File: design.v
module Decoder_2_to_4_Unit
(
    input   wire    [3 : 0] alu_fun,     
    output  reg     arith_En,
    output  reg     logic_En,
    output  reg     cmp_En,
    output  reg     shift_En
);
wire    [1:0]   alu_fun_MSBs = alu_fun[3:2];
always @ (*)
    begin
        case (alu_fun_MSBs)
        2'b00 : begin
                    arith_En = 1'b1;    
                    logic_En = 1'b0;
                    cmp_En = 1'b0;
                    shift_En = 1'b0;
                end 
        2'b01 : begin
                    arith_En = 1'b0;   
                    logic_En = 1'b1;    
                    cmp_En = 1'b0;
                    shift_En = 1'b0;
                end 
        2'b10 : begin
                    arith_En = 1'b0;   
                    logic_En = 1'b0;
                    cmp_En = 1'b1;      
                    shift_En = 1'b0;
                end 
        2'b11 : begin
                    arith_En = 1'b0;   
                    logic_En = 1'b0;
                    cmp_En = 1'b0;
                    shift_En = 1'b1;    
                end 
        endcase
    end
endmodule
module Arithmetic_Unit #(parameter Data_In_Width = 16)
(
    input   wire    signed  [Data_In_Width-1 : 0]    A_in ,      
    input   wire    signed  [Data_In_Width-1 : 0]    B_in ,      
    input   wire                          [3 : 0]    alu_fun,    
    input   wire                                     CLK_in,
    input   wire                                     RST_in,
    input   wire                                     arith_En,
    output  reg         [(2*Data_In_Width)-1 : 0]    arith_out,  
    output  reg                                      arith_flag,
    output  reg                                      over_flow
);
wire    [1:0]   alu_fun_LSBs = alu_fun[1:0];      
reg     [(2*Data_In_Width)-1 : 0]   arith_out_comb;
reg     arith_flag_comb;
reg     over_flow_comb;
always @ (posedge CLK_in or negedge RST_in)   
    begin
        if (!RST_in)
            begin
               arith_out  <= 'sb0; 
               arith_flag <= 1'b0;
               over_flow  <= 1'b0;
            end
        else
            begin
                arith_out  <= arith_out_comb;
                arith_flag <= arith_flag_comb;
                over_flow  <= over_flow_comb;
            end
    end
always @ (*)
    begin
        if (arith_En)
            begin
                arith_flag_comb = 1'b1;
                case (alu_fun_LSBs)
                    2'b00 : {over_flow_comb , arith_out_comb} = A_in + B_in ;
                    2'b10 : {over_flow_comb , arith_out_comb} = A_in * B_in ;
                    2'b01 : {over_flow_comb , arith_out_comb} = A_in - B_in ;
                    2'b11 : begin over_flow_comb = 1'b0; arith_out_comb = (B_in != 'sb0) ? A_in / B_in : 'sb0 ; end   
                endcase
            end
        else
            begin
                arith_flag_comb = 1'b0;
                arith_out_comb = 'sb0;
                over_flow_comb = 1'b0;
            end
    end
endmodule
module Logic_Unit #(parameter Data_In_Width = 16) 
(
    input   wire    [Data_In_Width-1 : 0]    A_in ,    
    input   wire    [Data_In_Width-1 : 0]    B_in ,    
    input   wire                  [3 : 0]    alu_fun,  
    input   wire                             CLK_in,
    input   wire                             RST_in,
    input   wire                             logic_En,
    output  reg    [Data_In_Width-1 : 0]     logic_out, 
    output  reg                              logic_flag
);
wire    [1:0]   alu_fun_LSBs = alu_fun[1:0];      
reg     [Data_In_Width-1 : 0]   logic_out_comb;
reg     logic_flag_comb;
always @ (posedge CLK_in or negedge RST_in)       
    begin
        if (!RST_in)
            begin
                logic_out  <= 'b0;
                logic_flag <= 1'b0;
            end
        else
            begin
                logic_out  <= logic_out_comb;
                logic_flag <= logic_flag_comb;
            end
    end
always @ (*)
    begin
        if (logic_En)
            begin
                logic_flag_comb = 1'b1;
                case (alu_fun_LSBs)
                2'b00 : logic_out_comb = A_in & B_in;    
                2'b01 : logic_out_comb = A_in | B_in;    
                2'b10 : logic_out_comb = ~(A_in & B_in);     
                2'b11 : logic_out_comb = ~(A_in | B_in);     
                endcase
            end
        else
            begin
                logic_flag_comb = 1'b0;
                logic_out_comb = 'b0;
            end
    end
endmodule
module CMP_Unit #(parameter Data_In_Width = 16)
(
    input   wire    signed  [Data_In_Width-1 : 0]    A_in ,      
    input   wire    signed  [Data_In_Width-1 : 0]    B_in ,      
    input   wire                          [3 : 0]    alu_fun,    
    input   wire                                     CLK_in,
    input   wire                                     RST_in,
    input   wire                                     cmp_En,
    output  reg             [1 : 0]                  cmp_out,
    output  reg                                      cmp_flag
);
wire    [1 : 0]   alu_fun_LSBs = alu_fun[1:0];      
reg     [1 : 0]   cmp_out_comb;
reg     cmp_flag_comb;
always @ (posedge CLK_in or negedge RST_in)
    begin
        if (!RST_in)
            begin
                cmp_out  <= 'sb0;
                cmp_flag <= 1'b0;
            end
        else
            begin
                cmp_out  <= cmp_out_comb;
                cmp_flag <= cmp_flag_comb;
            end
    end
always @ (*)
    begin
        if (cmp_En)
            begin
                case (alu_fun_LSBs)
                2'b00 : begin
                            cmp_flag_comb = 1'b0;
                            cmp_out_comb = 'sb0;
                        end
                2'b01 : begin
                            cmp_flag_comb = 1'b1;
                            cmp_out_comb = (A_in == B_in) ? 'sd1 : 'sd0;
                        end
                2'b10 : begin
                            cmp_flag_comb = 1'b1;
                            cmp_out_comb = (A_in > B_in) ?  'sd2 : 'sd0;
                        end
                2'b11 : begin   
                            cmp_flag_comb = 1'b1;
                            cmp_out_comb = (A_in < B_in) ?  'sd3 : 'sd0;
                        end
                endcase
            end
        else
            begin
                cmp_flag_comb = 1'b0;
                cmp_out_comb = 'sb0;
            end
    end
endmodule
module Shift_unit #(parameter Data_In_Width = 16)
(
    input   wire    signed  [Data_In_Width-1 : 0]    A_in ,      
    input   wire    signed  [Data_In_Width-1 : 0]    B_in ,      
    input   wire                          [3 : 0]    alu_fun,    
    input   wire                                     CLK_in,
    input   wire                                     RST_in,
    input   wire                                     shift_En,
    output  reg     signed  [Data_In_Width-1 : 0]    shift_out, 
    output  reg                                      shift_flag
);
wire    [1:0]   alu_fun_LSBs = alu_fun[1:0];      
reg     [Data_In_Width-1 : 0]   shift_out_comb;
reg     shift_flag_comb;
always @ (posedge CLK_in or negedge RST_in)
    begin
        if (!RST_in)
            begin
                shift_out  <= 'sb0;
                shift_flag <= 1'b0;
            end
        else
            begin
                shift_out  <= shift_out_comb;
                shift_flag <= shift_flag_comb;
            end
    end
always @ (*)
    begin
        if (shift_En)
            begin
                shift_flag_comb = 1'b1;
                case (alu_fun_LSBs)
                2'b00 : shift_out_comb = (A_in >> 1'b1);    
                2'b01 : shift_out_comb = (A_in << 1'b1);    
                2'b10 : shift_out_comb = (B_in >> 1'b1);    
                2'b11 : shift_out_comb = (B_in << 1'b1);    
                endcase
            end
        else
            begin
                shift_flag_comb = 1'b0;
                shift_out_comb = 'sb0;
            end
    end
endmodule
module ALU_Top #(parameter Data_In_Width = 16)
(
    input   wire            [Data_In_Width-1 : 0]    A ,      
    input   wire            [Data_In_Width-1 : 0]    B ,      
    input   wire                          [3 : 0]    ALU_FUN,   
    input   wire                                     CLK,
    input   wire                                     RST,
    output  wire      [(2*Data_In_Width)-1 : 0]      Arith_OUT,   
    output  wire                                     Arith_Flag,
    output  wire            [Data_In_Width-1 : 0]    Logic_OUT, 
    output  wire                                     Logic_Flag,
    output  wire                          [1 : 0]    CMP_OUT,
    output  wire                                     CMP_Flag,
    output  wire            [Data_In_Width-1 : 0]    Shift_OUT, 
    output  wire                                     Shift_Flag
);
wire    Arith_Enable;
wire    Logic_Enable;
wire    CMP_Enable;
wire    Shift_Enable;
wire    Over_Flow;
Decoder_2_to_4_Unit ins_Decoder_2_to_4_Unit (
    .alu_fun (ALU_FUN),
    .arith_En (Arith_Enable),
    .logic_En (Logic_Enable),
    .cmp_En (CMP_Enable),
    .shift_En (Shift_Enable)
);
Arithmetic_Unit ins_Arithmetic_Unit (
    .A_in (A),
    .B_in (B),
    .alu_fun (ALU_FUN),
    .CLK_in (CLK),
    .RST_in (RST),
    .arith_En (Arith_Enable),
    .arith_out (Arith_OUT),
    .arith_flag (Arith_Flag),
    .over_flow (Over_Flow)
);
Logic_Unit ins_Logic_unit (
    .A_in (A),
    .B_in (B),
    .alu_fun (ALU_FUN),
    .CLK_in (CLK),
    .RST_in (RST),
    .logic_En (Logic_Enable),
    .logic_out (Logic_OUT),
    .logic_flag (Logic_Flag)
);
CMP_Unit ins_CMP_Unit (
    .A_in (A),
    .B_in (B),
    .alu_fun  (ALU_FUN),
    .CLK_in (CLK),
    .RST_in (RST),
    .cmp_En (CMP_Enable),
    .cmp_out (CMP_OUT),
    .cmp_flag (CMP_Flag)
);
Shift_unit ins_Shift_Unit (
    .A_in (A),
    .B_in (B),
    .alu_fun  (ALU_FUN),
    .CLK_in (CLK),
    .RST_in (RST),
    .shift_En (Shift_Enable),
    .shift_out (Shift_OUT),
    .shift_flag (Shift_Flag)
);
endmodule
File: run.sh
#!/bin/bash
# the make line also repeats each setting of config.mk as NAME=value (left out here)
make -C /OpenROAD-flow-scripts/flow DESIGN_CONFIG=/design/flow/config.mk WORK_HOME=/design/flow/orfs CLKGATE_MAP_FILE= finish
File: config.mk
export PLATFORM = sky130hd
export DESIGN_NAME = ALU_Top
export DESIGN_NICKNAME = ALU_Top
export VERILOG_FILES = /design/flow/design.v
export SDC_FILE = /design/flow/constraint.sdc
export NUM_CORES = 4
export LEC_CHECK = 0
export CAP_MARGIN = 20
export CORE_MARGIN = 2
export CORE_UTILIZATION = 58
export SLEW_MARGIN = 20
File: constraint.sdc
create_clock -name core_clock -period 55.9 [get_ports {CLK}]
set_input_delay 11.1800 -clock core_clock [delete_from_list [all_inputs] [get_ports {CLK}]]
set_output_delay 11.1800 -clock core_clock [all_outputs]
set_load 0.01 [all_outputs]
==> impl_metrics.env, run 1 <==
# source this file to load flow results
export IMPL_syn_cell_area_um2=44300
export IMPL_synth_warning_count=5
export IMPL_postSynthCellCount=5930
export IMPL_synth_area_in_simple_gates_pct=20.7
export IMPL_yosys_area_top_type_share_pct=18.7
export IMPL_cts_sinks=70
export IMPL_outcome="did not finish"
export IMPL_dpl_hpwl_mm=162
export IMPL_globalRouteOverflowTotal=2122
export IMPL_rows=101
export IMPL_ys_top_cells_by_area="ha_1 (19%), fa_1 (12%), xnor2_1 (5.7%), nand2_1 (5.1%), nor2_1 (5.0%)"
export IMPL_topCombFamilyByArea="adder cells"
export IMPL_synth_cells_yosys=5930
export IMPL_edf_count=0
export IMPL_placeable_core_region_um2=75700
export IMPL_place_ws_ns=-19.95
export IMPL_synth_ff_latch_count=70
export IMPL_yosysMostFrequentCell="ha_1"
export IMPL_fraction_of_synthesized_area_in_multiplexers_pct=3.34
export IMPL_synth_lib_cells_used_distinct=113
export IMPL_clockBufferDepth=2
export IMPL_globalRouteTotalUtil_pct=94.7
export IMPL_numPlacedInstances=8994
export IMPL_dieHeight_um=280
export IMPL_cts_hold_fix_buffers=0
export IMPL_numCtsBuffers=9
export IMPL_htreeDepth=3
export IMPL_ys_seq_share_pct=3.96
export IMPL_synth_avg_cell_area_um2=7.47
export IMPL_toolErrorMsg="[ERROR GRT-0232] Routing congestion too high. Check the congestion heatmap in the GUI."
export IMPL_fp_util_pct=58.5
export IMPL_chip_area_um2=78500
export IMPL_top_cells_by_count="ha_1 (662), nand2_1 (596), nor2_1 (593), inv_1 (462), a21oi_1 (432)"
export IMPL_die_w_um=280
export IMPL_last_stage_reached="5_1_grt"
export IMPL_synth_yosys_chip_area_um2=44300
export IMPL_synth_async_sr_flop_share_pct=100
export IMPL_adder_share_pct=30.7
export IMPL_post_synth_xor_area_fraction_pct=8.78
export IMPL_master_cell_of_the_clock_root_buffer="clkbuf_16"
export IMPL_postSynth_topFlopCell="dfrtp_1"
export IMPL_port_buffer_count=107
export IMPL_placedInstanceArea_um2=63500
export IMPL_top_level_ports=108
export IMPL_gp_routability_congestion=1.11
export IMPL_yosys_area_share_aoi_pct=26.7
export IMPL_netlist_top_cell_by_area="ha_1"
-- per-layer routing --
layer,overflow,global-route usage (%)
met1,91,90.0
met2,1348,107
met3,66,84.3
met4,603,103
met5,14,66.4
-- repair_timing --
item | in CTS
setup endpoints to repair | 32
pin swaps | 270
buffers inserted | 205
gates resized | 472
cloned | 5
==> inputs of run 2 (changes only) <==
Settings changed: CORE_UTILIZATION 58 to 61, CTS_CLUSTER_SIZE set to 33, MAX_ROUTING_LAYER set to met4.
Clock period 55.9 ns to 76.1 ns, I/O delays scaled along.
==> impl_metrics.env, run 2 <==
# source this file to load flow results
export IMPL_last_stage_reached="5_1_grt"
export IMPL_master_cell_of_the_clock_root_buffer="clkbuf_16"
export IMPL_top_cells_by_count="ha_1 (662), nand2_1 (596), nor2_1 (593), inv_1 (462), a21oi_1 (432)"
export IMPL_cts_sinks=70
export IMPL_syn_cell_area_um2=44300
export IMPL_ys_top_cells_by_area="ha_1 (19%), fa_1 (12%), xnor2_1 (5.7%), nand2_1 (5.1%), nor2_1 (5.0%)"
export IMPL_port_buffer_count=107
export IMPL_clockBufferDepth=2
export IMPL_placedInstanceArea_um2=62100
export IMPL_dpl_hpwl_mm=159
export IMPL_top_level_ports=108
export IMPL_place_ws_ns=-4.36
export IMPL_synth_ff_latch_count=70
export IMPL_globalRouteTotalUtil_pct=126
export IMPL_yosys_area_share_aoi_pct=26.7
export IMPL_fp_util_pct=61.8
export IMPL_fraction_of_synthesized_area_in_multiplexers_pct=3.34
export IMPL_yosysMostFrequentCell="ha_1"
export IMPL_chip_area_um2=74700
export IMPL_edf_count=0
export IMPL_htreeDepth=3
export IMPL_synth_avg_cell_area_um2=7.47
export IMPL_postSynthCellCount=5930
export IMPL_synth_cells_yosys=5930
export IMPL_die_w_um=273
export IMPL_ys_seq_share_pct=3.96
export IMPL_yosys_area_top_type_share_pct=18.7
export IMPL_numCtsBuffers=9
export IMPL_postSynth_topFlopCell="dfrtp_1"
export IMPL_synth_lib_cells_used_distinct=113
export IMPL_placeable_core_region_um2=71600
export IMPL_numPlacedInstances=8892
export IMPL_synth_yosys_chip_area_um2=44300
export IMPL_synth_area_in_simple_gates_pct=20.7
export IMPL_globalRouteOverflowTotal=15900
export IMPL_netlist_top_cell_by_area="ha_1"
export IMPL_outcome="did not finish"
export IMPL_dieHeight_um=273
export IMPL_gp_routability_congestion=1.13
export IMPL_post_synth_xor_area_fraction_pct=8.78
export IMPL_synth_async_sr_flop_share_pct=100
export IMPL_synth_warning_count=5
export IMPL_toolErrorMsg="[ERROR GRT-0232] Routing congestion too high. Check the congestion heatmap in the GUI."
export IMPL_rows=98
export IMPL_adder_share_pct=30.7
export IMPL_topCombFamilyByArea="adder cells"
[run 2: routing by layer]
layer / overflow / global-route usage, %
met5: - / -
met4: 1549 / 121
met3: 466 / 90.3
met2: 13400 / 189
met1: 489 / 97.5
[run 2: metrics by stage]
stage	TNS [ns]	util, %
2_1_floorplan	0	-
3_3_place_gp	-49.92	86.8
3_5_place_dp	-131.43	86.8
4_1_cts	0	90.4
[run 2: repair_timing]
| action | CTS |
|---|---|
| endpoints found under the setup margin | 32 |
| setup buffers | 100 |
| resized | 320 |
| gates cloned | 2 |
| pin swaps | 152 |
| hold buffers | 0 |
==> inputs of run 3 (changes only) <==
Settings changed: CORE_UTILIZATION 61 to 65, CTS_CLUSTER_SIZE 33 to 37.
Clock period 76.1 ns to 80.0 ns, I/O delays scaled along.
==> impl_metrics.env, run 3 <==
# source this file to load flow results
export IMPL_top_level_ports=108
export IMPL_post_synth_xor_area_fraction_pct=8.78
export IMPL_dpl_hpwl_mm=148
export IMPL_placeable_core_region_um2=67300
export IMPL_globalRouteTotalUtil_pct=80.4
export IMPL_yosysMostFrequentCell="ha_1"
export IMPL_edf_count=0
export IMPL_master_cell_of_the_clock_root_buffer="clkbuf_16"
export IMPL_netlist_top_cell_by_area="ha_1"
export IMPL_yosys_area_top_type_share_pct=18.7
export IMPL_syn_cell_area_um2=44300
export IMPL_fp_util_pct=65.8
export IMPL_die_w_um=265
export IMPL_dieHeight_um=265
export IMPL_ys_top_cells_by_area="ha_1 (19%), fa_1 (12%), xnor2_1 (5.7%), nand2_1 (5.1%), nor2_1 (5.0%)"
export IMPL_cts_sinks=70
export IMPL_synth_cells_yosys=5930
export IMPL_outcome="did not finish"
export IMPL_chip_area_um2=70200
export IMPL_synth_async_sr_flop_share_pct=100
export IMPL_toolErrorMsg="[ERROR GRT-0232] Routing congestion too high. Check the congestion heatmap in the GUI."
export IMPL_port_buffer_count=107
export IMPL_synth_warning_count=5
export IMPL_yosys_area_share_aoi_pct=26.7
export IMPL_synth_lib_cells_used_distinct=113
export IMPL_adder_share_pct=30.7
export IMPL_topCombFamilyByArea="adder cells"
export IMPL_top_cells_by_count="ha_1 (662), nand2_1 (596), nor2_1 (593), inv_1 (462), a21oi_1 (432)"
export IMPL_last_stage_reached="5_1_grt"
export IMPL_rows=95
export IMPL_numCtsBuffers=9
export IMPL_fraction_of_synthesized_area_in_multiplexers_pct=3.34
export IMPL_synth_ff_latch_count=70
export IMPL_synth_avg_cell_area_um2=7.47
export IMPL_postSynth_topFlopCell="dfrtp_1"
export IMPL_synth_area_in_simple_gates_pct=20.7
export IMPL_ys_seq_share_pct=3.96
export IMPL_htreeDepth=3
export IMPL_synth_yosys_chip_area_um2=44300
export IMPL_placedInstanceArea_um2=57400
export IMPL_postSynthCellCount=5930
export IMPL_globalRouteOverflowTotal=14
export IMPL_place_ws_ns=-3.18
export IMPL_cts_hold_fix_buffers=0
export IMPL_gp_routability_congestion=1.17
export IMPL_clockBufferDepth=2
[run 3: what timing repair did]
item | 4_1_cts
pin swaps | 27
cloned | 3
endpoints found under the setup margin | 32
gates resized | 101
buffers inserted | 18
[run 3: per-stage QoR]
step / util (%) / std cells / TNS, ns
2_1_floorplan: - / 6080 / 0
3_3_place_gp: 85.3 / 8273 / -21.91
4_1_cts: 86.6 / 8310 / 0
3_5_place_dp: 85.3 / 8273 / -89.71
[run 3: layer usage]
| layer | GRT overflow | GRT usage [%] |
|---|---|---|
| met4 | 9 | 73.5 |
| met5 | - | - |
| met2 | 5 | 93.6 |
| met3 | 0 | 68.6 |
| met1 | 0 | 79.6 |
==> inputs of run 4 (changes only) <==
Settings changed: CORE_UTILIZATION 65 to 15, CTS_CLUSTER_SIZE 37 to not set, MAX_ROUTING_LAYER met4 to not set.
Clock period 80.0 ns to 90.6 ns, I/O delays scaled along.
==> impl_metrics.env, run 4 <==
# implementation run metrics
export IMPL_synth_avg_cell_area_um2=7.47
export IMPL_edf_count=0
export IMPL_antenna_found_initial=21
export IMPL_warnings=60
export IMPL_initialDrtViolationCount=4008
export IMPL_detail_route_wl_per_cell_um=19.0
export IMPL_critPathCapture="ins_Arithmetic_Unit.arith_out[10]"
export IMPL_layout_min_cycle_time_ns=87.20
export IMPL_cap_viol_max_count=0
export IMPL_placeable_core_region_um2=294000
export IMPL_top_cells_by_count="ha_1 (662), nand2_1 (596), nor2_1 (593), inv_1 (462), a21oi_1 (432)"
export IMPL_report_final_slew_viol_count=0
export IMPL_finalNetCount=7282
export IMPL_highest_clock_rate_mhz=11.5
export IMPL_synth_cells_yosys=5930
export IMPL_synth_warning_count=5
export IMPL_chip_area_um2=299000
export IMPL_synth_async_sr_flop_share_pct=100
export IMPL_globalRouteOverflowTotal=0
export IMPL_postSynthCellCount=5930
export IMPL_via_per_inst=4.61
export IMPL_report_final_hold_viol_count=0
export IMPL_grt_max_degree=51
export IMPL_die_w_um=547
export IMPL_synth_lib_cells_used_distinct=113
export IMPL_nFillCells=33500
export IMPL_worst_slew_pin_slew_ns=1.18
export IMPL_dpl_hpwl_mm=160
export IMPL_numPlacedInstances=10200
export IMPL_grt_first_pass_wirelength_mm=289
export IMPL_clockBufferDepth=2
export IMPL_top_level_ports=108
export IMPL_globalRouteTotalUtil_pct=12.5
export IMPL_port_buffer_count=107
export IMPL_worst_ep_required_time_ns=90.92
export IMPL_yosys_area_top_type_share_pct=18.7
export IMPL_topCombFamilyByArea="adder cells"
export IMPL_crit_start="B[0]"
export IMPL_outcome="finished clean"
export IMPL_finalSetupViolCount=0
export IMPL_final_antenna_net_count=0
export IMPL_route_detailed_drc=0
export IMPL_min_path_type="input pin to async pin"
export IMPL_finalClockPeriodUsage_pct=96.2
export IMPL_fraction_of_synthesized_area_in_multiplexers_pct=3.34
export IMPL_synth_yosys_chip_area_um2=44300
export IMPL_rows=199
export IMPL_postSynth_topFlopCell="dfrtp_1"
export IMPL_firstDrtPassIters=19
export IMPL_via_count=47200
export IMPL_stdcell_area_um2=53800
export IMPL_critPathTopFamily="AND-OR/OR-AND gates"
export IMPL_timing_critical_path_buf_inv=40
export IMPL_netlist_top_cell_by_area="ha_1"
export IMPL_final_cell_count_no_fill=10300
export IMPL_routed_wirelength_mm=195
export IMPL_crit_type="input pin to flop"
export IMPL_synth_area_in_simple_gates_pct=20.7
export IMPL_fp_util_pct=15.1
export IMPL_worst_setup_path_end_kind="flop"
export IMPL_cts_hold_fix_buffers=0
export IMPL_syn_cell_area_um2=44300
export IMPL_number_of_global_route_vias_before_repair=45500
export IMPL_ys_seq_share_pct=3.96
export IMPL_yosys_area_share_aoi_pct=26.7
export IMPL_placedInstanceArea_um2=52400
export IMPL_htreeDepth=3
export IMPL_cts_sinks=70
export IMPL_synth_ff_latch_count=70
export IMPL_ys_top_cells_by_area="ha_1 (19%), fa_1 (12%), xnor2_1 (5.7%), nand2_1 (5.1%), nor2_1 (5.0%)"
export IMPL_gp_routability_congestion=1.02
export IMPL_dieHeight_um=547
export IMPL_master_cell_of_the_clock_root_buffer="clkbuf_16"
export IMPL_clkTransAtPathRegs_ns=0.07
export IMPL_areaGrowthSynthToFinish_pct=21.5
export IMPL_maxSlewHeadroom_pct=20.8
export IMPL_critical_path_max_fanout=25
export IMPL_critical_path_max_stage_delay_ns=0.60
export IMPL_worstSetupPathDepth=302
export IMPL_cpMostUsedCell="ha_1"
export IMPL_yosysMostFrequentCell="ha_1"
export IMPL_final_core_occ_pct=18.3
export IMPL_critical_path_arrival_ns=87.52
export IMPL_critPathLaunchType="input pin"
export IMPL_cts_tree="done"
export IMPL_timing_critical_path_slowest_stage_cell="or4b_4"
export IMPL_post_synth_xor_area_fraction_pct=8.78
export IMPL_fin_worst_hold_slack_ns=17.70
export IMPL_adder_share_pct=30.7
export IMPL_numCtsBuffers=9
run 4: through the flow:
step	TNS [ns]	setup WS [ns]
detailed placement	-24.40	-1.37
CTS	0	0.0322
floorplan	0	0.748
finish	0	3.40
global placement	-32.38	-1.70
global route	-1.19	-0.194
run 4: cell type report:
class,instances,area [um2],share of cell area [%]
antenna,13,32.5,0.0605
clock buffer,12,267,0.496
clock inverter,4,76.3,0.142
inverter,476,1790,3.33
multi-input combinational,5333,41400,77.0
sequential,70,1750,3.26
tap,3919,4900,9.12
timing repair buffer,428,3540,6.59
run 4: what timing repair did:
item,CTS,global route
setup endpoints to repair,32,32
gates resized,16,173
buffers inserted,0,25
endpoints found under the hold margin,0,0
pin swaps,0,25
cloned,0,2
run 4: routing by layer:
| metal | vias to the layer above | GRT usage, % | wire [um] |
|---|---|---|---|
| met5 | - | 0 | 13 |
| met4 | 2 | 10.0 | 17800 |
| met3 | 525 | 1.12 | 11300 |
| met2 | 1958 | 21.0 | 89500 |
| met1 | 22700 | 14.7 | 76100 |
| li1 | 22100 | - | - |
==> inputs of run 5 (changes only) <==
Settings changed: CELL_PAD_IN_SITES_DETAIL_PLACEMENT set to 2, CORE_ASPECT_RATIO set to 1.34, CORE_MARGIN 2 to 9, CORE_UTILIZATION 15 to 40, GPL_TIMING_DRIVEN set to 1, MIN_ROUTING_LAYER set to met2, SETUP_SLACK_MARGIN set to 5.0, SLEW_MARGIN 20 to 30.
Clock period 90.6 ns to 85.0 ns, I/O delays scaled along.
==> impl_metrics.env, run 5 <==
# source this file to load flow results
export IMPL_numPlacedInstances=8371
export IMPL_ys_top_cells_by_area="ha_1 (19%), fa_1 (12%), xnor2_1 (5.7%), nand2_1 (5.1%), nor2_1 (5.0%)"
export IMPL_gp_routability_congestion=1.20
export IMPL_dieHeight_um=403
export IMPL_synth_avg_cell_area_um2=7.47
export IMPL_toolErrorMsg="[ERROR DPL-0033] detailed placement checks failed during check placement."
export IMPL_fraction_of_synthesized_area_in_multiplexers_pct=3.34
export IMPL_port_buffer_count=107
export IMPL_outcome="did not finish"
export IMPL_yosysMostFrequentCell="ha_1"
export IMPL_synth_lib_cells_used_distinct=113
export IMPL_yosys_area_top_type_share_pct=18.7
export IMPL_netlist_top_cell_by_area="ha_1"
export IMPL_rows=140
export IMPL_fp_util_pct=40.5
export IMPL_postSynth_topFlopCell="dfrtp_1"
export IMPL_dpl_hpwl_mm=268
export IMPL_top_level_ports=108
export IMPL_synth_area_in_simple_gates_pct=20.7
export IMPL_edf_count=0
export IMPL_synth_async_sr_flop_share_pct=100
export IMPL_synth_warning_count=5
export IMPL_chip_area_um2=123000
export IMPL_adder_share_pct=30.7
export IMPL_die_w_um=305
export IMPL_placeable_core_region_um2=109000
export IMPL_last_stage_reached="4_1_cts"
export IMPL_synth_cells_yosys=5930
export IMPL_post_synth_xor_area_fraction_pct=8.78
export IMPL_yosys_area_share_aoi_pct=26.7
export IMPL_synth_ff_latch_count=70
export IMPL_place_ws_ns=-10.49
export IMPL_postSynthCellCount=5930
export IMPL_syn_cell_area_um2=44300
export IMPL_top_cells_by_count="ha_1 (662), nand2_1 (596), nor2_1 (593), inv_1 (462), a21oi_1 (432)"
export IMPL_topCombFamilyByArea="adder cells"
export IMPL_ys_seq_share_pct=3.96
export IMPL_synth_yosys_chip_area_um2=44300
run 5: per-stage QoR:
stage | cell area [um2] | hold WS, ns
2_1_floorplan | 45600 | 16.70
3_3_place_gp | 54900 | 16.85
3_5_place_dp | 54900 | 16.87
==> inputs of run 6 (changes only) <==
Settings changed: ABC_AREA set to 1, CELL_PAD_IN_SITES_DETAIL_PLACEMENT 2 to not set, CORE_ASPECT_RATIO 1.34 to not set, CORE_MARGIN 9 to 2, CORE_UTILIZATION 40 to 68, CTS_CLUSTER_DIAMETER set to 278, CTS_CLUSTER_SIZE set to 96, GPL_TIMING_DRIVEN 1 to not set, MIN_ROUTING_LAYER met2 to not set, PLACE_DENSITY set to 0.37, SETUP_SLACK_MARGIN 5.0 to not set, SLEW_MARGIN 30 to 20, TNS_END_PERCENT set to 10.
Clock period 85.0 ns to 51.8 ns, I/O delays scaled along.
==> impl_metrics.env, run 6 <==
# source this file to load flow results
export IMPL_outcome="did not finish"
export IMPL_last_stage_reached="4_1_cts"
export IMPL_toolErrorMsg="[ERROR DPL-0033] detailed placement checks failed during check placement."
export IMPL_port_buffer_count=107
export IMPL_numPlacedInstances=9028
export IMPL_netlist_top_cell_by_area="ha_1"
export IMPL_yosysMostFrequentCell="nand2_1"
export IMPL_edf_count=0
export IMPL_synth_avg_cell_area_um2=6.58
export IMPL_dpl_hpwl_mm=143
export IMPL_postSynth_topFlopCell="dfrtp_1"
export IMPL_yosys_area_share_aoi_pct=16.3
export IMPL_post_synth_xor_area_fraction_pct=8.52
export IMPL_synth_warning_count=5
export IMPL_ys_seq_share_pct=4.10
export IMPL_synth_cells_yosys=6489
export IMPL_rows=91
export IMPL_synth_lib_cells_used_distinct=76
export IMPL_syn_cell_area_um2=42700
export IMPL_synth_yosys_chip_area_um2=42700
export IMPL_die_w_um=255
export IMPL_topCombFamilyByArea="adder cells"
export IMPL_gp_routability_congestion=1.14
export IMPL_top_cells_by_count="nand2_1 (1712), inv_1 (1107), ha_1 (662), a21oi_1 (498), nor2_1 (288)"
export IMPL_synth_area_in_simple_gates_pct=25.6
export IMPL_dieHeight_um=255
export IMPL_ys_top_cells_by_area="ha_1 (19%), nand2_1 (15%), fa_1 (12%), inv_1 (9.7%), a21oi_1 (5.8%)"
export IMPL_fp_util_pct=69.0
export IMPL_yosys_area_top_type_share_pct=19.4
export IMPL_synth_async_sr_flop_share_pct=100
export IMPL_chip_area_um2=64800
export IMPL_placeable_core_region_um2=61800
export IMPL_fraction_of_synthesized_area_in_multiplexers_pct=0.366
export IMPL_synth_ff_latch_count=70
export IMPL_postSynthCellCount=6489
export IMPL_adder_share_pct=31.8
export IMPL_top_level_ports=108
-- run 6: through the flow --
step	hold slack (ns)	worst slack, ns	cell area (um2)	utilization [%]
2_1_floorplan	10.06	-22.82	43900	-
3_3_place_gp	10.54	-23.12	56900	92.1
3_5_place_dp	10.56	-29.23	56900	92.1
==> inputs of run 7 (changes only) <==
Settings changed: CORE_UTILIZATION 68 to 64, CTS_CLUSTER_DIAMETER 278 to 148, CTS_CLUSTER_SIZE 96 to 100, PLACE_DENSITY 0.37 to 0.38, TNS_END_PERCENT 10 to not set.
Clock period 51.8 ns to 79.5 ns, I/O delays scaled along.
==> impl_metrics.env, run 7 <==
# source this file to load flow results
export IMPL_outcome="did not finish"
export IMPL_last_stage_reached="5_1_grt"
export IMPL_toolErrorMsg="[ERROR GRT-0116] Global routing finished with congestion. Check the congestion regions in the DRC Viewer."
export IMPL_yosys_area_share_aoi_pct=16.3
export IMPL_post_synth_xor_area_fraction_pct=8.52
export IMPL_dpl_hpwl_mm=130
export IMPL_netlist_top_cell_by_area="ha_1"
export IMPL_chip_area_um2=68800
export IMPL_synth_cells_yosys=6489
export IMPL_syn_cell_area_um2=42700
export IMPL_ys_top_cells_by_area="ha_1 (19%), nand2_1 (15%), fa_1 (12%), inv_1 (9.7%), a21oi_1 (5.8%)"
export IMPL_yosys_area_top_type_share_pct=19.4
export IMPL_synth_yosys_chip_area_um2=42700
export IMPL_adder_share_pct=31.8
export IMPL_die_w_um=262
export IMPL_top_cells_by_count="nand2_1 (1712), inv_1 (1107), ha_1 (662), a21oi_1 (498), nor2_1 (288)"
export IMPL_placedInstanceArea_um2=57100
export IMPL_topCombFamilyByArea="adder cells"
export IMPL_synth_avg_cell_area_um2=6.58
export IMPL_globalRouteTotalUtil_pct=85.6
export IMPL_numCtsBuffers=9
export IMPL_master_cell_of_the_clock_root_buffer="clkbuf_16"
export IMPL_yosysMostFrequentCell="nand2_1"
export IMPL_postSynth_topFlopCell="dfrtp_1"
export IMPL_cts_hold_fix_buffers=0
export IMPL_rows=94
export IMPL_cts_sinks=70
export IMPL_globalRouteOverflowTotal=532
export IMPL_synth_ff_latch_count=70
export IMPL_top_level_ports=108
export IMPL_edf_count=0
export IMPL_synth_warning_count=5
export IMPL_synth_async_sr_flop_share_pct=100
export IMPL_postSynthCellCount=6489
export IMPL_fraction_of_synthesized_area_in_multiplexers_pct=0.366
export IMPL_gp_routability_congestion=1.07
export IMPL_synth_area_in_simple_gates_pct=25.6
export IMPL_htreeDepth=3
export IMPL_placeable_core_region_um2=65900
export IMPL_ys_seq_share_pct=4.10
export IMPL_dieHeight_um=262
export IMPL_place_ws_ns=-5.65
export IMPL_port_buffer_count=107
export IMPL_fp_util_pct=64.8
export IMPL_synth_lib_cells_used_distinct=76
export IMPL_clockBufferDepth=2
-- run 7: timing repair --
action / 4_1_cts
endpoints found under the hold margin: 0
buffers inserted: 473
resized: 338
pin swaps: 410
setup endpoints to repair: 32
gates cloned: 8
-- run 7: through the flow --
step           hold WS [ns]  instances  TNS (ns)  util [%]
3_5_place_dp          16.13       9013   -165.92      86.8
4_1_cts               15.74       9510    -28.02      95.0
3_3_place_gp          16.09       9013    -26.13      86.8
2_1_floorplan         15.60       6639    -0.522         -
-- run 7: layer usage --
metal,overflow,track usage (%)
met4,172,87.7
met1,34,83.2
met3,20,74.3
met5,2,56.7
met2,304,99.1
==> inputs of run 8 (changes only) <==
Settings changed: ABC_AREA 1 to not set, CAP_MARGIN 20 to 10, CORE_UTILIZATION 64 to 72, CTS_CLUSTER_DIAMETER 148 to not set, CTS_CLUSTER_SIZE 100 to 51, MAX_ROUTING_LAYER set to met4, PLACE_DENSITY 0.38 to not set.
Clock period 79.5 ns to 78.0 ns, I/O delays scaled along.
==> impl_metrics.env, run 8 <==
# source this file to load flow results
export IMPL_dpl_hpwl_mm=171
export IMPL_edf_count=0
export IMPL_synth_async_sr_flop_share_pct=100
export IMPL_gp_routability_congestion=1.23
export IMPL_fp_util_pct=73.1
export IMPL_fraction_of_synthesized_area_in_multiplexers_pct=3.34
export IMPL_netlist_top_cell_by_area="ha_1"
export IMPL_placeable_core_region_um2=60600
export IMPL_toolErrorMsg="[ERROR DPL-0033] detailed placement checks failed during check placement."
export IMPL_numPlacedInstances=8089
export IMPL_dieHeight_um=252
export IMPL_ys_seq_share_pct=3.96
export IMPL_place_ws_ns=-5.46
export IMPL_chip_area_um2=63500
export IMPL_synth_cells_yosys=5930
export IMPL_yosys_area_share_aoi_pct=26.7
export IMPL_synth_area_in_simple_gates_pct=20.7
export IMPL_rows=90
export IMPL_yosys_area_top_type_share_pct=18.7
export IMPL_ys_top_cells_by_area="ha_1 (19%), fa_1 (12%), xnor2_1 (5.7%), nand2_1 (5.1%), nor2_1 (5.0%)"
export IMPL_last_stage_reached="4_1_cts"
export IMPL_synth_ff_latch_count=70
export IMPL_top_cells_by_count="ha_1 (662), nand2_1 (596), nor2_1 (593), inv_1 (462), a21oi_1 (432)"
export IMPL_synth_yosys_chip_area_um2=44300
export IMPL_post_synth_xor_area_fraction_pct=8.78
export IMPL_yosysMostFrequentCell="ha_1"
export IMPL_syn_cell_area_um2=44300
export IMPL_synth_warning_count=5
export IMPL_adder_share_pct=30.7
export IMPL_synth_lib_cells_used_distinct=113
export IMPL_synth_avg_cell_area_um2=7.47
export IMPL_top_level_ports=108
export IMPL_postSynthCellCount=5930
export IMPL_topCombFamilyByArea="adder cells"
export IMPL_postSynth_topFlopCell="dfrtp_1"
export IMPL_port_buffer_count=107
export IMPL_die_w_um=252
export IMPL_outcome="did not finish"
run 8: per-stage QoR:
step	cell area [um2]	TNS, ns
detailed placement	56800	-159.48
global placement	56800	-22.04
floorplan	45800	0
==> inputs of run 9 (changes only) <==
Settings changed: CAP_MARGIN 10 to 40, CELL_PAD_IN_SITES_DETAIL_PLACEMENT set to 2, CORE_MARGIN 2 to 4, CORE_UTILIZATION 72 to 42, CTS_CLUSTER_DIAMETER set to 113, CTS_CLUSTER_SIZE 51 to not set, GPL_ROUTABILITY_DRIVEN set to 0, GPL_TIMING_DRIVEN set to 0, MAX_ROUTING_LAYER met4 to not set, MIN_ROUTING_LAYER set to met1, PLACE_DENSITY_LB_ADDON set to 0.1.
Clock period 78.0 ns to 91.7 ns, I/O delays scaled along.
==> impl_metrics.env, run 9 <==
# source this file to load flow results
export IMPL_synth_lib_cells_used_distinct=113
export IMPL_adder_share_pct=30.7
export IMPL_chip_area_um2=111000
export IMPL_synth_ff_latch_count=70
export IMPL_synth_area_in_simple_gates_pct=20.7
export IMPL_yosys_area_share_aoi_pct=26.7
export IMPL_edf_count=0
export IMPL_toolErrorMsg="[ERROR DPL-0033] detailed placement checks failed during check placement."
export IMPL_last_stage_reached="4_1_cts"
export IMPL_synth_async_sr_flop_share_pct=100
export IMPL_postSynthCellCount=5930
export IMPL_dieHeight_um=333
export IMPL_ys_top_cells_by_area="ha_1 (19%), fa_1 (12%), xnor2_1 (5.7%), nand2_1 (5.1%), nor2_1 (5.0%)"
export IMPL_fraction_of_synthesized_area_in_multiplexers_pct=3.34
export IMPL_port_buffer_count=106
export IMPL_synth_cells_yosys=5930
export IMPL_syn_cell_area_um2=44300
export IMPL_rows=118
export IMPL_die_w_um=333
export IMPL_dpl_hpwl_mm=232
export IMPL_placeable_core_region_um2=104000
export IMPL_yosysMostFrequentCell="ha_1"
export IMPL_fp_util_pct=42.5
export IMPL_ys_seq_share_pct=3.96
export IMPL_synth_warning_count=5
export IMPL_topCombFamilyByArea="adder cells"
export IMPL_top_level_ports=108
export IMPL_outcome="did not finish"
export IMPL_synth_yosys_chip_area_um2=44300
export IMPL_postSynth_topFlopCell="dfrtp_1"
export IMPL_synth_avg_cell_area_um2=7.47
export IMPL_yosys_area_top_type_share_pct=18.7
export IMPL_top_cells_by_count="ha_1 (662), nand2_1 (596), nor2_1 (593), inv_1 (462), a21oi_1 (432)"
export IMPL_netlist_top_cell_by_area="ha_1"
export IMPL_post_synth_xor_area_fraction_pct=8.78
[run 9: per-stage QoR]
step	util, %	std cells	setup TNS [ns]	instance area, um2	setup slack, ns
2_1_floorplan	-	6080	0	44800	1.63
3_3_place_gp	45.7	7566	-1039.89	47600	-33.05
3_5_place_dp	46.6	7628	-1199.54	48500	-38.16
==> inputs of run 10 (changes only) <==
Settings changed: ABC_AREA set to 0, CAP_MARGIN 40 to 20, CELL_PAD_IN_SITES_DETAIL_PLACEMENT 2 to not set, CORE_ASPECT_RATIO set to 0.52, CORE_MARGIN 4 to 2, CORE_UTILIZATION 42 to 61, CTS_CLUSTER_DIAMETER 113 to 233, CTS_CLUSTER_SIZE set to 37, GPL_ROUTABILITY_DRIVEN 0 to not set, GPL_TIMING_DRIVEN 0 to not set, MIN_ROUTING_LAYER met1 to not set, PLACE_DENSITY_LB_ADDON 0.1 to 0.13, SETUP_SLACK_MARGIN set to 4.25, TNS_END_PERCENT set to 5.
Clock period 91.7 ns to 46.2 ns, I/O delays scaled along.
==> impl_metrics.env, run 10 <==
# source this file to load flow results
export IMPL_fp_util_pct=61.4
export IMPL_adder_share_pct=30.7
export IMPL_fraction_of_synthesized_area_in_multiplexers_pct=3.34
export IMPL_ys_top_cells_by_area="ha_1 (19%), fa_1 (12%), xnor2_1 (5.7%), nand2_1 (5.1%), nor2_1 (5.0%)"
export IMPL_clockBufferDepth=2
export IMPL_edf_count=0
export IMPL_synth_avg_cell_area_um2=7.47
export IMPL_synth_cells_yosys=5930
export IMPL_topCombFamilyByArea="adder cells"
export IMPL_globalRouteOverflowTotal=1809
export IMPL_netlist_top_cell_by_area="ha_1"
export IMPL_post_synth_xor_area_fraction_pct=8.78
export IMPL_yosys_area_top_type_share_pct=18.7
export IMPL_die_w_um=378
export IMPL_top_level_ports=108
export IMPL_toolErrorMsg="[ERROR GRT-0232] Routing congestion too high. Check the congestion heatmap in the GUI."
export IMPL_dpl_hpwl_mm=187
export IMPL_port_buffer_count=107
export IMPL_chip_area_um2=74900
export IMPL_syn_cell_area_um2=44300
export IMPL_globalRouteTotalUtil_pct=95.4
export IMPL_cts_hold_fix_buffers=0
export IMPL_numCtsBuffers=9
export IMPL_ys_seq_share_pct=3.96
export IMPL_synth_lib_cells_used_distinct=113
export IMPL_synth_ff_latch_count=70
export IMPL_synth_async_sr_flop_share_pct=100
export IMPL_synth_warning_count=5
export IMPL_dieHeight_um=198
export IMPL_cts_sinks=70
export IMPL_synth_area_in_simple_gates_pct=20.7
export IMPL_last_stage_reached="5_1_grt"
export IMPL_yosys_area_share_aoi_pct=26.7
export IMPL_rows=71
export IMPL_master_cell_of_the_clock_root_buffer="clkbuf_16"
export IMPL_synth_yosys_chip_area_um2=44300
export IMPL_postSynth_topFlopCell="dfrtp_1"
export IMPL_outcome="did not finish"
export IMPL_top_cells_by_count="ha_1 (662), nand2_1 (596), nor2_1 (593), inv_1 (462), a21oi_1 (432)"
export IMPL_placeable_core_region_um2=72000
export IMPL_htreeDepth=3
export IMPL_gp_routability_congestion=1.18
export IMPL_yosysMostFrequentCell="ha_1"
export IMPL_numPlacedInstances=9044
export IMPL_postSynthCellCount=5930
-- run 10: stage by stage --
stage | cell area [um2] | setup WS (ns) | hold WS, ns | setup TNS (ns)
after CTS | 67500 | -24.27 | 9.05 | -769.57
after detailed placement | 63400 | -29.94 | 9.44 | -945.23
after global placement | 63400 | -27.31 | 9.42 | -863.60
after floorplan | 46600 | -23.01 | 8.94 | -731.55
-- run 10: routing by layer --
metal | GRT overflow | track usage, %
met1 | 123 | 92.4
met2 | 1025 | 106
met3 | 107 | 86.9
met4 | 515 | 101
met5 | 39 | 75.2
-- run 10: timing repair --
item                       4_1_cts
pin swaps                      270
setup endpoints to repair       32
resized                        497
hold endpoints to repair         0
buffers inserted               170
gates cloned                     5
==> inputs of run 11 (changes only) <==
Settings changed: ABC_AREA 0 to not set, CORE_ASPECT_RATIO 0.52 to not set, CORE_UTILIZATION 61 to 65, CTS_CLUSTER_DIAMETER 233 to not set, CTS_CLUSTER_SIZE 37 to 51, MAX_ROUTING_LAYER set to met4, PLACE_DENSITY_LB_ADDON 0.13 to not set, SETUP_SLACK_MARGIN 4.25 to not set, TNS_END_PERCENT 5 to not set.
Clock period 46.2 ns to 85.0 ns, I/O delays scaled along.
==> impl_metrics.env, run 11 <==
# implementation run metrics
export IMPL_clockBufferDepth=2
export IMPL_htreeDepth=3
export IMPL_cts_sinks=70
export IMPL_numCtsBuffers=9
export IMPL_critical_path_max_stage_delay_ns=0.61
export IMPL_ys_seq_share_pct=3.96
export IMPL_fraction_of_synthesized_area_in_multiplexers_pct=3.34
export IMPL_via_per_inst=6.88
export IMPL_cap_viol_max_count=0
export IMPL_nFillCells=5277
export IMPL_final_antenna_net_count=0
export IMPL_postSynthCellCount=5930
export IMPL_edf_count=0
export IMPL_timing_critical_path_buf_inv=45
export IMPL_detail_route_wl_per_cell_um=23.8
export IMPL_chip_area_um2=70200
export IMPL_routed_wirelength_mm=173
export IMPL_clkTransAtPathRegs_ns=0.06
export IMPL_rows=95
export IMPL_netlist_top_cell_by_area="ha_1"
export IMPL_warnings=62
export IMPL_globalRouteOverflowTotal=0
export IMPL_cpMostUsedCell="ha_1"
export IMPL_top_cells_by_count="ha_1 (662), nand2_1 (596), nor2_1 (593), inv_1 (462), a21oi_1 (432)"
export IMPL_firstDrtPassIters=9
export IMPL_yosys_area_share_aoi_pct=26.7
export IMPL_master_cell_of_the_clock_root_buffer="clkbuf_16"
export IMPL_antenna_found_initial=1
export IMPL_synth_avg_cell_area_um2=7.47
export IMPL_dieHeight_um=265
export IMPL_synth_lib_cells_used_distinct=113
export IMPL_critical_path_max_fanout=19
export IMPL_met3WireLength_mm=22.3
export IMPL_postSynth_topFlopCell="dfrtp_1"
export IMPL_worstSetupPathDepth=306
export IMPL_post_synth_xor_area_fraction_pct=8.78
export IMPL_ys_top_cells_by_area="ha_1 (19%), fa_1 (12%), xnor2_1 (5.7%), nand2_1 (5.1%), nor2_1 (5.0%)"
export IMPL_outcome="finished clean"
export IMPL_synth_ff_latch_count=70
export IMPL_synth_yosys_chip_area_um2=44300
export IMPL_port_buffer_count=107
export IMPL_finalSetupViolCount=0
export IMPL_critPathTopFamily="AND-OR/OR-AND gates"
export IMPL_initialDrtViolationCount=6166
export IMPL_final_cell_count_no_fill=7281
export IMPL_timing_critical_path_slowest_stage_cell="o41ai_1"
export IMPL_placeable_core_region_um2=67300
export IMPL_areaGrowthSynthToFinish_pct=16.5
export IMPL_report_final_hold_viol_count=0
export IMPL_maxSlewHeadroom_pct=13.7
export IMPL_syn_cell_area_um2=44300
export IMPL_highest_signal_layer="met4"
export IMPL_synth_area_in_simple_gates_pct=20.7
export IMPL_grt_max_degree=71
export IMPL_finalNetCount=7364
export IMPL_wl_met2_mm=72.7
export IMPL_worst_setup_path_end_kind="flop"
export IMPL_dpl_hpwl_mm=133
export IMPL_globalRouteTotalUtil_pct=48.0
export IMPL_cts_tree="done"
export IMPL_min_path_type="input pin to async pin"
export IMPL_fp_util_pct=65.8
export IMPL_worst_ep_required_time_ns=85.19
export IMPL_topCombFamilyByArea="adder cells"
export IMPL_synth_async_sr_flop_share_pct=100
export IMPL_worst_slew_pin_slew_ns=1.29
export IMPL_adder_share_pct=30.7
export IMPL_die_w_um=265
export IMPL_yosys_area_top_type_share_pct=18.7
export IMPL_critical_path_arrival_ns=83.38
export IMPL_crit_type="input pin to flop"
export IMPL_yosysMostFrequentCell="ha_1"
export IMPL_critPathLaunchType="input pin"
export IMPL_layout_min_cycle_time_ns=83.19
export IMPL_synth_cells_yosys=5930
export IMPL_crit_start="B[0]"
export IMPL_grt_first_pass_wirelength_mm=259
export IMPL_gp_routability_congestion=1.14
export IMPL_route_layer_met1_wl_mm=63.8
export IMPL_report_final_slew_viol_count=0
export IMPL_route_detailed_drc=0
export IMPL_critPathCapture="ins_Arithmetic_Unit.arith_out[26]"
export IMPL_synth_warning_count=5
export IMPL_top_level_ports=108
export IMPL_highest_clock_rate_mhz=12.0
export IMPL_finalClockPeriodUsage_pct=97.9
export IMPL_number_of_global_route_vias_before_repair=47000
export IMPL_numPlacedInstances=7186
export IMPL_via_count=50100
## run 11: per-stage QoR
step / util (%) / setup TNS (ns) / hold slack, ns / worst slack (ns) / cell area [um2]
after floorplan: - / 0 / 16.70 / 0.0163 / 45000
after global placement: 72.7 / -47.64 / 17.22 / -2.13 / 48900
after detailed placement: 72.7 / -98.39 / 17.22 / -3.67 / 48900
after CTS: 73.9 / 0 / 16.85 / 0.0207 / 49700
after global routing: 76.7 / -12.54 / 16.89 / -0.553 / 51600
final: 76.7 / 0 / 16.82 / 1.81 / 51600
## run 11: cell type report
| type | count | area [um2] | share of cell area [%] |
|---|---|---|---|
| antenna | 3 | 7.51 | 0.0146 |
| clock buffer | 9 | 225 | 0.437 |
| clock inverter | 7 | 62.6 | 0.121 |
| inverter | 476 | 1790 | 3.48 |
| multi-input combinational | 5336 | 42400 | 82.3 |
| sequential | 70 | 1750 | 3.40 |
| tap | 873 | 1090 | 2.12 |
| timing repair buffer | 507 | 4220 | 8.18 |
## run 11: what timing repair did
item,in CTS,in global routing
setup endpoints to repair,32,32
buffers inserted,17,54
hold buffers,0,0
gates cloned,2,3
pin swaps,11,68
resized,68,307
## run 11: per-layer routing
metal,vias up,global-route usage [%]
met3,1085,10.8
met5,-,-
met2,3499,71.8
li1,22200,-
met4,0,30.2
met1,23300,58.5
==> inputs of run 12 (changes only) <==
Settings changed: ABC_AREA set to 1, CAP_MARGIN 20 to 0, CORE_ASPECT_RATIO set to 0.69, CORE_UTILIZATION 65 to 72, CTS_CLUSTER_DIAMETER set to 148, CTS_CLUSTER_SIZE 51 to 100, MAX_ROUTING_LAYER met4 to not set, PLACE_DENSITY set to 0.38, TNS_END_PERCENT set to 5.
Clock period 85.0 ns to 77.0 ns, I/O delays scaled along.
==> impl_metrics.env, run 12 <==
# source this file to load flow results
export IMPL_postSynth_topFlopCell="dfrtp_1"
export IMPL_die_w_um=297
export IMPL_netlist_top_cell_by_area="ha_1"
export IMPL_synth_cells_yosys=6489
export IMPL_postSynthCellCount=6489
export IMPL_adder_share_pct=31.8
export IMPL_synth_ff_latch_count=70
export IMPL_fraction_of_synthesized_area_in_multiplexers_pct=0.366
export IMPL_topCombFamilyByArea="adder cells"
export IMPL_synth_async_sr_flop_share_pct=100
export IMPL_last_stage_reached="4_1_cts"
export IMPL_yosys_area_share_aoi_pct=16.3
export IMPL_chip_area_um2=61300
export IMPL_toolErrorMsg="[ERROR DPL-0038] Utilization greater than 100%, impossible to legalize"
export IMPL_ys_seq_share_pct=4.10
export IMPL_synth_lib_cells_used_distinct=76
export IMPL_post_synth_xor_area_fraction_pct=8.52
export IMPL_dpl_hpwl_mm=157
export IMPL_gp_routability_congestion=1.20
export IMPL_edf_count=0
export IMPL_synth_area_in_simple_gates_pct=25.6
export IMPL_placeable_core_region_um2=58900
export IMPL_rows=74
export IMPL_synth_avg_cell_area_um2=6.58
export IMPL_placedInstanceArea_um2=56300
export IMPL_dieHeight_um=206
export IMPL_port_buffer_count=107
export IMPL_syn_cell_area_um2=42700
export IMPL_outcome="did not finish"
export IMPL_yosysMostFrequentCell="nand2_1"
export IMPL_fp_util_pct=72.5
export IMPL_synth_yosys_chip_area_um2=42700
export IMPL_top_cells_by_count="nand2_1 (1712), inv_1 (1107), ha_1 (662), a21oi_1 (498), nor2_1 (288)"
export IMPL_yosys_area_top_type_share_pct=19.4
export IMPL_top_level_ports=108
export IMPL_ys_top_cells_by_area="ha_1 (19%), nand2_1 (15%), fa_1 (12%), inv_1 (9.7%), a21oi_1 (5.8%)"
export IMPL_synth_warning_count=5
## run 12: per-stage QoR
step	utilization, %	instances	setup slack (ns)
after detailed placement	95.6	8947	-12.20
after global placement	95.6	8947	-2.95
after floorplan	-	6639	-3.49
==> inputs of run 13 (changes only) <==
Settings changed: CORE_ASPECT_RATIO 0.69 to not set, CORE_MARGIN 2 to 10, CORE_UTILIZATION 72 to 44, CTS_CLUSTER_DIAMETER 148 to not set, CTS_CLUSTER_SIZE 100 to not set, GPL_TIMING_DRIVEN set to 0, MIN_ROUTING_LAYER set to met1, PLACE_DENSITY 0.38 to not set, PLACE_DENSITY_LB_ADDON set to 0.15, SETUP_SLACK_MARGIN set to 5.0, TNS_END_PERCENT 5 to 95.
Clock period 77.0 ns to 89.2 ns, I/O delays scaled along.
==> impl_metrics.env, run 13 <==
# implementation run metrics
export IMPL_ys_top_cells_by_area="ha_1 (19%), nand2_1 (15%), fa_1 (12%), inv_1 (9.7%), a21oi_1 (5.8%)"
export IMPL_cpMostUsedCell="nand2_2"
export IMPL_die_w_um=331
export IMPL_initialDrtViolationCount=3028
export IMPL_final_cell_count_no_fill=8660
export IMPL_synth_yosys_chip_area_um2=42700
export IMPL_crit_start="B[1]"
export IMPL_grt_first_pass_wirelength_mm=231
export IMPL_via_count=45200
export IMPL_globalRouteTotalUtil_pct=25.8
export IMPL_critical_path_max_fanout=8
export IMPL_netlist_top_cell_by_area="ha_1"
export IMPL_crit_type="input pin to flop"
export IMPL_synth_warning_count=5
export IMPL_cap_viol_max_count=0
export IMPL_synth_cells_yosys=6489
export IMPL_finalSetupViolCount=0
export IMPL_clkTransAtPathRegs_ns=0.06
export IMPL_warnings=62
export IMPL_timing_critical_path_slowest_stage_cell="ha_1"
export IMPL_worst_ep_required_time_ns=89.35
export IMPL_postSynthCellCount=6489
export IMPL_via_per_inst=5.21
export IMPL_globalRouteOverflowTotal=0
export IMPL_critPathTopFamily="AND-OR/OR-AND gates"
export IMPL_numPlacedInstances=8024
export IMPL_synth_ff_latch_count=70
export IMPL_outcome="finished clean"
export IMPL_layout_min_cycle_time_ns=85.45
export IMPL_synth_async_sr_flop_share_pct=100
export IMPL_highest_clock_rate_mhz=11.7
export IMPL_master_cell_of_the_clock_root_buffer="clkbuf_16"
export IMPL_fin_worst_hold_slack_ns=17.34
export IMPL_cts_sinks=70
export IMPL_worst_slew_pin_slew_ns=1.25
export IMPL_routed_wirelength_mm=155
export IMPL_post_synth_xor_area_fraction_pct=8.52
export IMPL_grt_max_degree=53
export IMPL_report_final_slew_viol_count=0
export IMPL_synth_avg_cell_area_um2=6.58
export IMPL_clockBufferDepth=2
export IMPL_numCtsBuffers=9
export IMPL_areaGrowthSynthToFinish_pct=32.0
export IMPL_finalNetCount=8340
export IMPL_adder_share_pct=31.8
export IMPL_yosys_area_top_type_share_pct=19.4
export IMPL_critPathLaunchType="input pin"
export IMPL_top_cells_by_count="nand2_1 (1712), inv_1 (1107), ha_1 (662), a21oi_1 (498), nor2_1 (288)"
export IMPL_rows=114
export IMPL_detail_route_wl_per_cell_um=17.9
export IMPL_firstDrtPassIters=6
export IMPL_cts_tree="done"
export IMPL_htreeDepth=3
export IMPL_grt_setup_unrepaired="yes"
export IMPL_fp_util_pct=44.3
export IMPL_postSynth_topFlopCell="dfrtp_1"
export IMPL_dieHeight_um=331
export IMPL_placeable_core_region_um2=96400
export IMPL_critical_path_max_stage_delay_ns=0.36
export IMPL_ys_seq_share_pct=4.10
export IMPL_final_antenna_net_count=0
export IMPL_syn_cell_area_um2=42700
export IMPL_cts_hold_fix_buffers=0
export IMPL_antenna_found_initial=4
export IMPL_topCombFamilyByArea="adder cells"
export IMPL_dpl_hpwl_mm=118
export IMPL_critical_path_arrival_ns=85.60
export IMPL_finalClockPeriodUsage_pct=95.8
export IMPL_gp_routability_congestion=0.980
export IMPL_port_buffer_count=106
export IMPL_fraction_of_synthesized_area_in_multiplexers_pct=0.366
export IMPL_worstSetupPathDepth=593
export IMPL_synth_area_in_simple_gates_pct=25.6
export IMPL_yosys_area_share_aoi_pct=16.3
export IMPL_top_level_ports=108
export IMPL_report_final_hold_viol_count=0
export IMPL_synth_lib_cells_used_distinct=76
export IMPL_yosysMostFrequentCell="nand2_1"
export IMPL_edf_count=0
export IMPL_critPathCapture="ins_Arithmetic_Unit.arith_out[15]"
export IMPL_min_path_type="input pin to async pin"
export IMPL_number_of_global_route_vias_before_repair=42300
export IMPL_chip_area_um2=110000
export IMPL_worst_setup_path_end_kind="flop"
export IMPL_timing_critical_path_buf_inv=117
export IMPL_route_detailed_drc=0
export IMPL_maxSlewHeadroom_pct=17.0
==> run 13: area by class of cell <==
cell class	instances	area [um2]
Clock inverter	7	105
Inverter	1147	4510
Tap cell	1276	1600
Multi-Input combinational cell	5240	40200
Clock buffer	9	225
Sequential cell	70	1750
Antenna cell	3	7.51
Timing Repair Buffer	720	6020
Timing Repair inverter	4	28.8
Fill cell	9022	40100
Buffer	184	1860
==> run 13: layer usage <==
layer	vias to the layer above	wire length, um	GRT usage [%]
met5	-	0	0
met3	269	8140	2.46
met2	1141	74900	44.9
li1	22400	-	-
met1	21400	66800	33.9
met4	0	5240	6.37
==> run 13: what timing repair did <==
| action | 4_1_cts | 5_1_grt |
|---|---|---|
| resized | 563 | 656 |
| cloned | 9 | 9 |
| setup buffers | 315 | 283 |
| pin swaps | 241 | 575 |
| endpoints found under the setup margin | 32 | 32 |
==> run 13: metrics by stage <==
stage	worst slack (ns)	cell area (um2)	setup TNS, ns	utilization, %
global placement	-10.05	46000	-305.89	47.7
finish	3.75	56300	0	58.4
floorplan	5.01	43400	0	-
CTS	1.89	51200	0	53.1
detailed placement	-10.81	46100	-329.06	47.8
global route	-0.814	56300	-16.67	58.4
==> inputs of run 14 (changes only) <==
Settings changed: CAP_MARGIN 0 to 20, CORE_MARGIN 10 to 2, CORE_UTILIZATION 44 to 68, CTS_CLUSTER_DIAMETER set to 251, CTS_CLUSTER_SIZE set to 96, GPL_TIMING_DRIVEN 0 to not set, MIN_ROUTING_LAYER met1 to not set, PLACE_DENSITY set to 0.37, PLACE_DENSITY_LB_ADDON 0.15 to not set, SETUP_SLACK_MARGIN 5.0 to not set, TNS_END_PERCENT 95 to 10.
Clock period 89.2 ns to 60.2 ns, I/O delays scaled along.
==> impl_metrics.env, run 14 <==
# source this file to load flow results
export IMPL_fp_util_pct=69.0
export IMPL_chip_area_um2=64800
export IMPL_last_stage_reached="5_1_grt"
export IMPL_placeable_core_region_um2=61800
export IMPL_die_w_um=255
export IMPL_yosys_area_share_aoi_pct=16.3
export IMPL_globalRouteTotalUtil_pct=94.2
export IMPL_rows=91
export IMPL_top_level_ports=108
export IMPL_place_ws_ns=-22.17
export IMPL_htreeDepth=3
export IMPL_outcome="did not finish"
export IMPL_synth_warning_count=5
export IMPL_globalRouteOverflowTotal=2515
export IMPL_ys_seq_share_pct=4.10
export IMPL_synth_async_sr_flop_share_pct=100
export IMPL_postSynth_topFlopCell="dfrtp_1"
export IMPL_adder_share_pct=31.8
export IMPL_cts_sinks=70
export IMPL_synth_ff_latch_count=70
export IMPL_post_synth_xor_area_fraction_pct=8.52
export IMPL_dieHeight_um=255
export IMPL_postSynthCellCount=6489
export IMPL_ys_top_cells_by_area="ha_1 (19%), nand2_1 (15%), fa_1 (12%), inv_1 (9.7%), a21oi_1 (5.8%)"
export IMPL_yosysMostFrequentCell="nand2_1"
export IMPL_dpl_hpwl_mm=142
export IMPL_topCombFamilyByArea="adder cells"
export IMPL_synth_avg_cell_area_um2=6.58
export IMPL_gp_routability_congestion=1.12
export IMPL_master_cell_of_the_clock_root_buffer="clkbuf_16"
export IMPL_port_buffer_count=107
export IMPL_edf_count=0
export IMPL_synth_lib_cells_used_distinct=76
export IMPL_yosys_area_top_type_share_pct=19.4
export IMPL_numCtsBuffers=9
export IMPL_synth_area_in_simple_gates_pct=25.6
export IMPL_clockBufferDepth=2
export IMPL_synth_cells_yosys=6489
export IMPL_fraction_of_synthesized_area_in_multiplexers_pct=0.366
export IMPL_netlist_top_cell_by_area="ha_1"
export IMPL_toolErrorMsg="[ERROR GRT-0116] Global routing finished with congestion. Check the congestion regions in the DRC Viewer."
export IMPL_placedInstanceArea_um2=56900
export IMPL_synth_yosys_chip_area_um2=42700
export IMPL_syn_cell_area_um2=42700
export IMPL_cts_hold_fix_buffers=0
export IMPL_top_cells_by_count="nand2_1 (1712), inv_1 (1107), ha_1 (662), a21oi_1 (498), nor2_1 (288)"
run 14: per-stage QoR:
step | cells | util (%) | TNS [ns]
2_1_floorplan | 6639 | - | -504.44
3_3_place_gp | 9027 | 92.0 | -495.12
4_1_cts | 9257 | 96.8 | -595.62
3_5_place_dp | 9027 | 92.0 | -694.63
run 14: what timing repair did:
item / CTS
setup buffers: 211
resized: 271
endpoints found under the setup margin: 32
pin swaps: 175
gates cloned: 3
run 14: per-layer routing:
layer  global-route usage, %  GRT overflow
met2                     111          1612
met1                    88.0           119
met5                    62.8             5
met3                    81.3           104
met4                     103           675
